== the reference run ==
Design axi_gpio_expanded, start of the top module:
module axi_gpio_expanded
#(
    parameter C_ALL_INPUTS        = 0,             
    parameter C_ALL_OUTPUTS       = 0,             
    parameter C_GPIO_WIDTH        = 32,            
    parameter C_DOUT_DEFAULT      = 32'h00000000,  
    parameter C_TRI_DEFAULT       = 32'hFFFFFFFF,  
    parameter C_IS_DUAL           = 1,             
    parameter C_ALL_INPUTS_2      = 0,             
    parameter C_ALL_OUTPUTS_2     = 0,             
    parameter C_GPIO2_WIDTH       = 32,            
    parameter C_DOUT_DEFAULT_2    = 32'h00000000,  
    parameter C_TRI_DEFAULT_2     = 32'hFFFFFFFF,  
    parameter C_INTERRUPT_PRESENT = 1              
)
(
    input logic ACLK,     
    input logic ARESETn,  
    input  logic              [8:2] AWADDR,    
    input  logic              [2:0] AWPROT,    
    input  logic                    AWVALID,   
    output logic                    AWREADY,   
    input  logic             [31:0] WDATA,   
    input  logic              [3:0] WSTRB,   
    input  logic                    WVALID,  
    output logic                    WREADY,  
    output logic              [1:0] BRESP,   
    output logic                    BVALID,  
    input  logic                    BREADY,  
    input  logic              [8:2] ARADDR,    
    input  logic              [2:0] ARPROT,    
    input  logic                    ARVALID,   
    output logic                    ARREADY,   
    output logic             [31:0] RDATA,   
    output logic              [1:0] RRESP,   
    output logic                    RVALID,  
    input  logic                    RREADY,  
    output logic ip2intc_irpt,                    
    input  logic  [C_GPIO_WIDTH-1:0] gpio_io_i,   
    output logic  [C_GPIO_WIDTH-1:0] gpio_io_o,   
    output logic  [C_GPIO_WIDTH-1:0] gpio_io_t,   
    input  logic [C_GPIO2_WIDTH-1:0] gpio2_io_i,  
    output logic [C_GPIO2_WIDTH-1:0] gpio2_io_o,  
    output logic [C_GPIO2_WIDTH-1:0] gpio2_io_t   
);
Size: about 300 flip-flops, ~11000 sq um of cells after synthesis.
export LEC_CHECK = 0
export CAP_MARGIN = 20
export CORE_MARGIN = 2
export CORE_UTILIZATION = 63
export HOLD_SLACK_MARGIN = -0.09
export SETUP_SLACK_MARGIN = -0.13
export SLEW_MARGIN = 20
export TNS_END_PERCENT = 5
create_clock -name core_clock -period 1.69 [get_ports {ACLK}]
run.sh (not shown) runs the stock make flow with config.mk's settings and CLKGATE_MAP_FILE=.
From the logs: the reference run reached the end of the flow and failed the layout checks with setup timing.
Input-level comparison between the trial run and the reference run:
Settings: clearing HOLD_SLACK_MARGIN, which used to be -0.09; clearing TNS_END_PERCENT, which used to be 5; putting CTS_CLUSTER_SIZE at 20 where nothing was set; clearing SETUP_SLACK_MARGIN, which used to be -0.13; swapping 63 for 68 in CORE_UTILIZATION; swapping 1.69 for 1.99 in the clock period (ns, I/O delays scaled along).
==> comparison <==
The trial run vs the reference run — number of placed cells counting well taps dropped by a few percent. The reference run: complete, dirty (setup timing). The trial run did not finish; a tool error ended it in global routing. Going from the reference run to the trial run, horizontal extent of the die saw a decrease, die area saw a decrease.

Starting RTL as in the previous note.
Design axi_gpio_expanded, start of the top module:
module axi_gpio_expanded
#(
    parameter C_ALL_INPUTS        = 0,             
    parameter C_ALL_OUTPUTS       = 0,             
    parameter C_GPIO_WIDTH        = 32,            
    parameter C_DOUT_DEFAULT      = 32'h00000000,  
    parameter C_TRI_DEFAULT       = 32'hFFFFFFFF,  
    parameter C_IS_DUAL           = 1,             
    parameter C_ALL_INPUTS_2      = 0,             
    parameter C_ALL_OUTPUTS_2     = 0,             
    parameter C_GPIO2_WIDTH       = 32,            
    parameter C_DOUT_DEFAULT_2    = 32'h00000000,  
    parameter C_TRI_DEFAULT_2     = 32'hFFFFFFFF,  
    parameter C_INTERRUPT_PRESENT = 1              
)
(
    input logic ACLK,     
    input logic ARESETn,  
    input  logic              [8:2] AWADDR,    
    input  logic              [2:0] AWPROT,    
    input  logic                    AWVALID,   
    output logic                    AWREADY,   
    input  logic             [31:0] WDATA,   
    input  logic              [3:0] WSTRB,   
    input  logic                    WVALID,  
    output logic                    WREADY,  
    output logic              [1:0] BRESP,   
    output logic                    BVALID,  
    input  logic                    BREADY,  
    input  logic              [8:2] ARADDR,    
    input  logic              [2:0] ARPROT,    
    input  logic                    ARVALID,   
    output logic                    ARREADY,   
    output logic             [31:0] RDATA,   
    output logic              [1:0] RRESP,   
    output logic                    RVALID,  
    input  logic                    RREADY,  
    output logic ip2intc_irpt,                    
    input  logic  [C_GPIO_WIDTH-1:0] gpio_io_i,   
    output logic  [C_GPIO_WIDTH-1:0] gpio_io_o,   
    output logic  [C_GPIO_WIDTH-1:0] gpio_io_t,   
    input  logic [C_GPIO2_WIDTH-1:0] gpio2_io_i,  
    output logic [C_GPIO2_WIDTH-1:0] gpio2_io_o,  
    output logic [C_GPIO2_WIDTH-1:0] gpio2_io_t   
);
make LEC_CHECK=0 ABC_AREA=1 CAP_MARGIN=10 CELL_PAD_IN_SITES_DETAIL_PLACEMENT=2 CELL_PAD_IN_SITES_GLOBAL_PLACEMENT=3 CORE_MARGIN=7 CORE_UTILIZATION=68 GPL_ROUTABILITY_DRIVEN=0 GPL_TIMING_DRIVEN=0 MAX_ROUTING_LAYER=met4 MIN_ROUTING_LAYER=met2 SLEW_MARGIN=20 finish   # period 1.74 ns
The baseline failed in global placement without I/O (3_1_place_gp_skip_io), error GPL-0301.
Then changed:
==> flow/config.mk (replaced) <==
export PLATFORM = sky130hd
export DESIGN_NAME = axi_gpio_expanded
export DESIGN_NICKNAME = axi_gpio_expanded
export VERILOG_FILES = /design/flow/design.v
export SDC_FILE = /design/flow/constraint.sdc
export NUM_CORES = 4
export LEC_CHECK = 0
export CAP_MARGIN = 20
export CORE_MARGIN = 2
export CORE_UTILIZATION = 40
export SLEW_MARGIN = 20
==> flow/constraint.sdc (replaced) <==
create_clock -name core_clock -period 5.28 [get_ports {ACLK}]
set_input_delay 1.0560 -clock core_clock [delete_from_list [all_inputs] [get_ports {ACLK}]]
set_output_delay 1.0560 -clock core_clock [all_outputs]
set_load 0.01 [all_outputs]
- The changed run finished clean
- area after synthesis decreases by 6.6%
- synthesized cell count went down by 24%
- die size is higher by 36%
